==> job 2013: inputs <==
## cordic
module cordic #(
    parameter WIDTH = 16,                
    parameter ITERATIONS = 12,           
    parameter MODE = 0                   
)(
    input wire clk,
    input wire rst_n,
    input wire start,                    
    input wire [WIDTH-1:0] x_in,         
    input wire [WIDTH-1:0] y_in,         
    input wire [WIDTH-1:0] z_in,         
    output reg done,                     
    output reg [WIDTH-1:0] x_out,        
    output reg [WIDTH-1:0] y_out,        
    output reg [WIDTH-1:0] z_out         
);
Settings: LEC_CHECK=0, CAP_MARGIN=20, CORE_MARGIN=2, CORE_UTILIZATION=67, HOLD_SLACK_MARGIN=-0.1, PLACE_DENSITY=0.67, SETUP_SLACK_MARGIN=-0.55, SLEW_MARGIN=20; clock period 7.27 ns.
run.sh (not shown) runs the stock make flow with config.mk's settings and CLKGATE_MAP_FILE=.
==> inputs of job 871, as changes to job 2013 <==
- CORE_UTILIZATION: 67 -> 70
- CTS_CLUSTER_DIAMETER: default -> 27
- CTS_CLUSTER_SIZE: default -> 33
- HOLD_SLACK_MARGIN: -0.1 -> default
- SETUP_SLACK_MARGIN: -0.55 -> 0.74
- TNS_END_PERCENT: default -> 40
==> flow/constraint.sdc (replaced) <==
create_clock -name core_clock -period 5.01 [get_ports {clk}]
set_input_delay 1.0020 -clock core_clock [delete_from_list [all_inputs] [get_ports {clk}]]
set_output_delay 1.0020 -clock core_clock [all_outputs]
set_load 0.01 [all_outputs]
==> inputs of job 3973, as changes to job 2013 <==
- ABC_AREA: default -> 1
- CAP_MARGIN: 20 -> 40
- CORE_UTILIZATION: 67 -> 72
- CTS_CLUSTER_DIAMETER: default -> 372
- CTS_CLUSTER_SIZE: default -> 10
- HOLD_SLACK_MARGIN: -0.1 -> default
- PLACE_DENSITY: 0.67 -> default
- SETUP_SLACK_MARGIN: -0.55 -> 1.09
==> flow/constraint.sdc (replaced) <==
create_clock -name core_clock -period 5.22 [get_ports {clk}]
set_input_delay 1.0440 -clock core_clock [delete_from_list [all_inputs] [get_ports {clk}]]
set_output_delay 1.0440 -clock core_clock [all_outputs]
set_load 0.01 [all_outputs]
==> comparison <==
Job 2013 completed without violations. Job 3973 finished with timing, DRC and antenna clean. Job 871 finished with timing, DRC and antenna clean. Via count: job 871 is larger than job 2013 (about 12%). Fmax, lowest first: job 2013, job 871, job 3973. The lowest first-iteration DRC count belongs to job 2013, the highest to job 3973. Register-to-register slack: job 2013 > job 3973 > job 871. Against job 3973, the design area of job 871 is larger by about 12%. Die size, highest first: job 2013, job 871, job 3973.
==> figures <==
item                                                                                                    job 3973       job 871      job 2013
Via count of the first global-routing pass                                                                  9292          8338          7494
WL met1                                                                                                 10800 µm      11200 µm      10100 µm
Crit path buf inv count                                                                                        3             2             1
Arithmetic-cell share of the synthesized area counting full adders, half adders and majority gates        0.0943        0.0897        0.0897
Area fraction of the dominant cell type after synthesis                                                    0.294         0.279         0.279
Tally of clock buffers in the finished layout                                                                  9            10             9
OpenROAD warning count                                                                                        43            45            42
Final std cells w/o fill                                                                                    1573          1283          1232
Crit. Startpoint                                                                                    iteration[2]  iteration[0]  iteration[0]
Origin of the worst min-delay path                                                                     x_out[13]          done          done
Run status                                                                      no timing/DRC/antenna violations  no timing/DRC/antenna violations  no timing/DRC/antenna violations
Seq/Total Area, Yosys                                                                                      0.297         0.282         0.282
Number of gates resized after cts                                                                              3            54             0
Minimum setup slack in the final design                                                                  1.31 ns      0.373 ns       1.77 ns


==> run A: inputs <==
Starting RTL as in the previous note.
==> flow/config.mk <==
export PLATFORM = sky130hd
export DESIGN_NAME = cordic
export DESIGN_NICKNAME = cordic
export VERILOG_FILES = /design/flow/design.v
export SDC_FILE = /design/flow/constraint.sdc
export NUM_CORES = 4
export LEC_CHECK = 0
export CAP_MARGIN = 20
export CORE_MARGIN = 2
export CORE_UTILIZATION = 72
export HOLD_SLACK_MARGIN = -0.1
export MAX_ROUTING_LAYER = met4
export PLACE_DENSITY = 0.67
export SETUP_SLACK_MARGIN = -0.55
export SLEW_MARGIN = 20
export TNS_END_PERCENT = 40
==> flow/constraint.sdc <==
create_clock -name core_clock -period 7.27 [get_ports {clk}]
set_input_delay 1.4540 -clock core_clock [delete_from_list [all_inputs] [get_ports {clk}]]
set_output_delay 1.4540 -clock core_clock [all_outputs]
set_load 0.01 [all_outputs]
==> inputs of run B, as changes to run A <==
==> flow/config.mk (replaced) <==
export PLATFORM = sky130hd
export DESIGN_NAME = cordic
export DESIGN_NICKNAME = cordic
export VERILOG_FILES = /design/flow/design.v
export SDC_FILE = /design/flow/constraint.sdc
export NUM_CORES = 4
export LEC_CHECK = 0
export CAP_MARGIN = 20
export CORE_MARGIN = 2
export CORE_UTILIZATION = 70
export CTS_CLUSTER_DIAMETER = 42
export SETUP_SLACK_MARGIN = 1.39
export SLEW_MARGIN = 20
==> flow/constraint.sdc (replaced) <==
create_clock -name core_clock -period 5.42 [get_ports {clk}]
set_input_delay 1.0840 -clock core_clock [delete_from_list [all_inputs] [get_ports {clk}]]
set_output_delay 1.0840 -clock core_clock [all_outputs]
set_load 0.01 [all_outputs]
==> comparison table <==
item                                                                             run B        run A
Final worst clock skew                                                      0.00858 ns   0.00651 ns
DRT met1 WL                                                                   11600 um      9920 um
Detailed router's first-iteration violation count                                 1680          780
Portion of the clock cycle consumed by the worst path in the final layout        0.876        0.785
Worst stage delay on the critical path                                         0.64 ns      0.85 ns
Routed via count divided by cell count                                            7.40         6.78
Min Tclk post-route                                                            4.75 ns      5.71 ns
Number of buffers and inverters on the critical path                                 2            1
Post-detailed-route wirelength per cell                                        25.2 um      20.2 um
Tool warning count                                                                  45           42
Clock-cell share of area                                                        0.0261       0.0294
Ant. Diodes                                                                          1            0
Total Routing Usage GR                                                           0.394        0.375
Cell area after layout                                                     11900 sq um  10600 sq um
Outcome                                               no timing/DRC/antenna violations  no timing/DRC/antenna violations
DP HPWL                                                                       17200 um     16900 um
Die width                                                                       119 um       118 um
Met3 usage in global routing                                                    0.0733       0.0698
